==> flow/design.v (excerpt) <==
module chip_top
  ( input          clk_i
  , input          reset_i
  , input          v_i
  , input  [31:0]  a_i
  , input  [31:0]  b_i
  , output         v_o
  , output [63:0]  c_o
  );
make LEC_CHECK=0 ABC_AREA=1 CAP_MARGIN=20 CORE_MARGIN=2 CORE_UTILIZATION=72 CTS_CLUSTER_DIAMETER=330 CTS_CLUSTER_SIZE=97 SETUP_SLACK_MARGIN=1.01 SLEW_MARGIN=20 TNS_END_PERCENT=10 finish   # period 3.47 ns
run.sh (not shown) runs the stock make flow with config.mk's settings and CLKGATE_MAP_FILE=.
The first run ran to the end with violations: setup timing.
Then changed:
ABC_AREA = unset   (was 1)
CORE_UTILIZATION = 25   (was 72)
CTS_CLUSTER_DIAMETER = unset   (was 330)
CTS_CLUSTER_SIZE = unset   (was 97)
SETUP_SLACK_MARGIN = unset   (was 1.01)
TNS_END_PERCENT = unset   (was 10)
clock period = 7.35 ns   (was 3.47 ns; I/O delays follow)
After rerunning: The new run reached the layout checks and failed them: setup timing. Fmax fell by 8.3%. First-iteration DRC count fell by 66%. Routed wire length fell by 18%. Cell area fell by 3.4%.

========
Setup of v57:
The RTL this note starts from:
==> flow/design.v <==
module multiplier #(parameter width_p="inv")
  ( input      [width_p-1:0] a_i
  , input      [width_p-1:0] b_i
  , output [(2*width_p)-1:0] c_o
  );
  assign c_o = a_i * b_i;
endmodule
module chip_top
  ( input          clk_i
  , input          reset_i
  , input          v_i
  , input  [31:0]  a_i
  , input  [31:0]  b_i
  , output         v_o
  , output [63:0]  c_o
  );
  reg        v_r, v_o_r;
  reg [31:0] a_r, b_r;
  reg [63:0] c_r;
  wire [63:0] c_n;
  multiplier #(.width_p(32)) MULT
    (.a_i(a_r)
    ,.b_i(b_r)
    ,.c_o(c_n)
    );
  always @(posedge clk_i) begin
    if (reset_i) begin
      v_r   <= 1'b0;
      v_o_r <= 1'b0;
    end else begin
      v_r   <= v_i;
      v_o_r <= v_r;
    end
    a_r <= a_i;
    b_r <= b_i;
    c_r <= c_n;
  end
  assign v_o = v_o_r;
  assign c_o = c_r;
endmodule
==> flow/config.mk <==
export PLATFORM = sky130hd
export DESIGN_NAME = chip_top
export DESIGN_NICKNAME = chip_top
export VERILOG_FILES = /design/flow/design.v
export SDC_FILE = /design/flow/constraint.sdc
export NUM_CORES = 4
export LEC_CHECK = 0
export CAP_MARGIN = 15
export CELL_PAD_IN_SITES_GLOBAL_PLACEMENT = 2
export CORE_MARGIN = 7
export CORE_UTILIZATION = 20
export CTS_CLUSTER_SIZE = 65
export MIN_ROUTING_LAYER = met1
export PLACE_DENSITY_LB_ADDON = 0.16
export SETUP_SLACK_MARGIN = 2.89
export SLEW_MARGIN = 30
==> flow/constraint.sdc <==
create_clock -name core_clock -period 10.3 [get_ports {clk_i}]
set_input_delay 2.0600 -clock core_clock [delete_from_list [all_inputs] [get_ports {clk_i}]]
set_output_delay 2.0600 -clock core_clock [all_outputs]
set_load 0.01 [all_outputs]
--- input diff v57..v14 ---
==> flow/config.mk <==
export PLATFORM = sky130hd
export DESIGN_NAME = chip_top
export DESIGN_NICKNAME = chip_top
export VERILOG_FILES = /design/flow/design.v
export SDC_FILE = /design/flow/constraint.sdc
export NUM_CORES = 4
export LEC_CHECK = 0
export CAP_MARGIN = 40
export CORE_MARGIN = 2
export CORE_UTILIZATION = 72
export SETUP_SLACK_MARGIN = -0.03
export SLEW_MARGIN = 20
==> flow/constraint.sdc <==
create_clock -name core_clock -period 7.03 [get_ports {clk_i}]
set_input_delay 1.4060 -clock core_clock [delete_from_list [all_inputs] [get_ports {clk_i}]]
set_output_delay 1.4060 -clock core_clock [all_outputs]
set_load 0.01 [all_outputs]
[summary]
[compare] base=v57 new=v14: die area has decreased, setup slack has decreased. The global-route usage over all layers of v14 is higher than that of v57. v14 -> stages 100% | layout checks FAIL | setup timing. v14 ends up with lower area added between synthesis and finish than v57 does. | post-route antenna net violation count | v14 vs v57 | ≈ equal |. Compared with v57, v14 shows wire length that has gone down by more than 10%.
Here is what was changed in the inputs of v52 compared with v14.
--- a/flow/config.mk
+++ b/flow/config.mk
@@ -8 +8 @@
-export CAP_MARGIN = 40
+export CAP_MARGIN = 20
@@ -11 +11 @@
-export SETUP_SLACK_MARGIN = -0.03
+export PLACE_DENSITY = 0.67
==> flow/constraint.sdc <==
create_clock -name core_clock -period 4.08 [get_ports {clk_i}]
set_input_delay 0.8160 -clock core_clock [delete_from_list [all_inputs] [get_ports {clk_i}]]
set_output_delay 0.8160 -clock core_clock [all_outputs]
set_load 0.01 [all_outputs]
--- outcome ---
v52 did not finish; the tool stopped in 5_1_grt with error GRT-0232. v52 vs v14: standard cell area after detailed placement up in v52. v52 against v14: post-placement worst setup slack decreased by 2.75 ns relative to the old numbers, synthesized instance count closely matched the old numbers, die footprint closely matched the old numbers, area of the synthesized netlist per yosys stat closely matched the old numbers. Reported for v14 and v52, die outline height turned out identical to the last digit.
--- input diff v52..v45 ---
--- a/flow/config.mk
+++ b/flow/config.mk
@@ -10,2 +10,2 @@
-export CORE_UTILIZATION = 72
-export PLACE_DENSITY = 0.67
+export CORE_UTILIZATION = 70
+export SETUP_SLACK_MARGIN = -0.03
==> flow/constraint.sdc <==
create_clock -name core_clock -period 7.17 [get_ports {clk_i}]
set_input_delay 1.4340 -clock core_clock [delete_from_list [all_inputs] [get_ports {clk_i}]]
set_output_delay 1.4340 -clock core_clock [all_outputs]
set_load 0.01 [all_outputs]
Findings:
Diff v52 -> v45: buffers inserted during post-CTS setup optimization went down by 14; sum of net half-perimeters after detailed placement went down by about 4%. The die used by v45 is larger than the one used by v52. For number of cells upsized or downsized after cts, dividing the value from v45 by the value from v52 gives 0.35. [compare] base=v52 new=v45: starting density of the core lower, number of instances in the placed design moved down. Comparing v52 with v45, the area after synthesis came out essentially unchanged. FAIL v52 @ 5_1_grt: tool exited with error. Final checks on v45, whose flow otherwise completed, came back failing, citing setup timing. Comparing the two runs side by side, v45 comes out behind v52 on core area. Diff v45..v52 | total cell area reported by yosys after synthesis | unchanged. Diff v52 -> v45 | x dimension of the die | increase of about 1.4%.
### v45 -> v36
--- a/flow/config.mk
+++ b/flow/config.mk
@@ -10,2 +10,3 @@
-export CORE_UTILIZATION = 70
-export SETUP_SLACK_MARGIN = -0.03
+export CORE_UTILIZATION = 65
+export CTS_CLUSTER_SIZE = 45
+export PLACE_DENSITY_LB_ADDON = 0.0
==> flow/constraint.sdc <==
create_clock -name core_clock -period 4.04 [get_ports {clk_i}]
set_input_delay 0.8080 -clock core_clock [delete_from_list [all_inputs] [get_ports {clk_i}]]
set_output_delay 0.8080 -clock core_clock [all_outputs]
set_load 0.01 [all_outputs]
Results
Ran to the end and failed final checks on setup timing: v36.
Of v45 and v36, the higher half-perimeter wire length after detailed placement belongs to v36.
Changes observed in v36 relative to v45: pin count of the biggest net entering global routing now sits lower; tightest slew margin relative to the limit now sits higher.
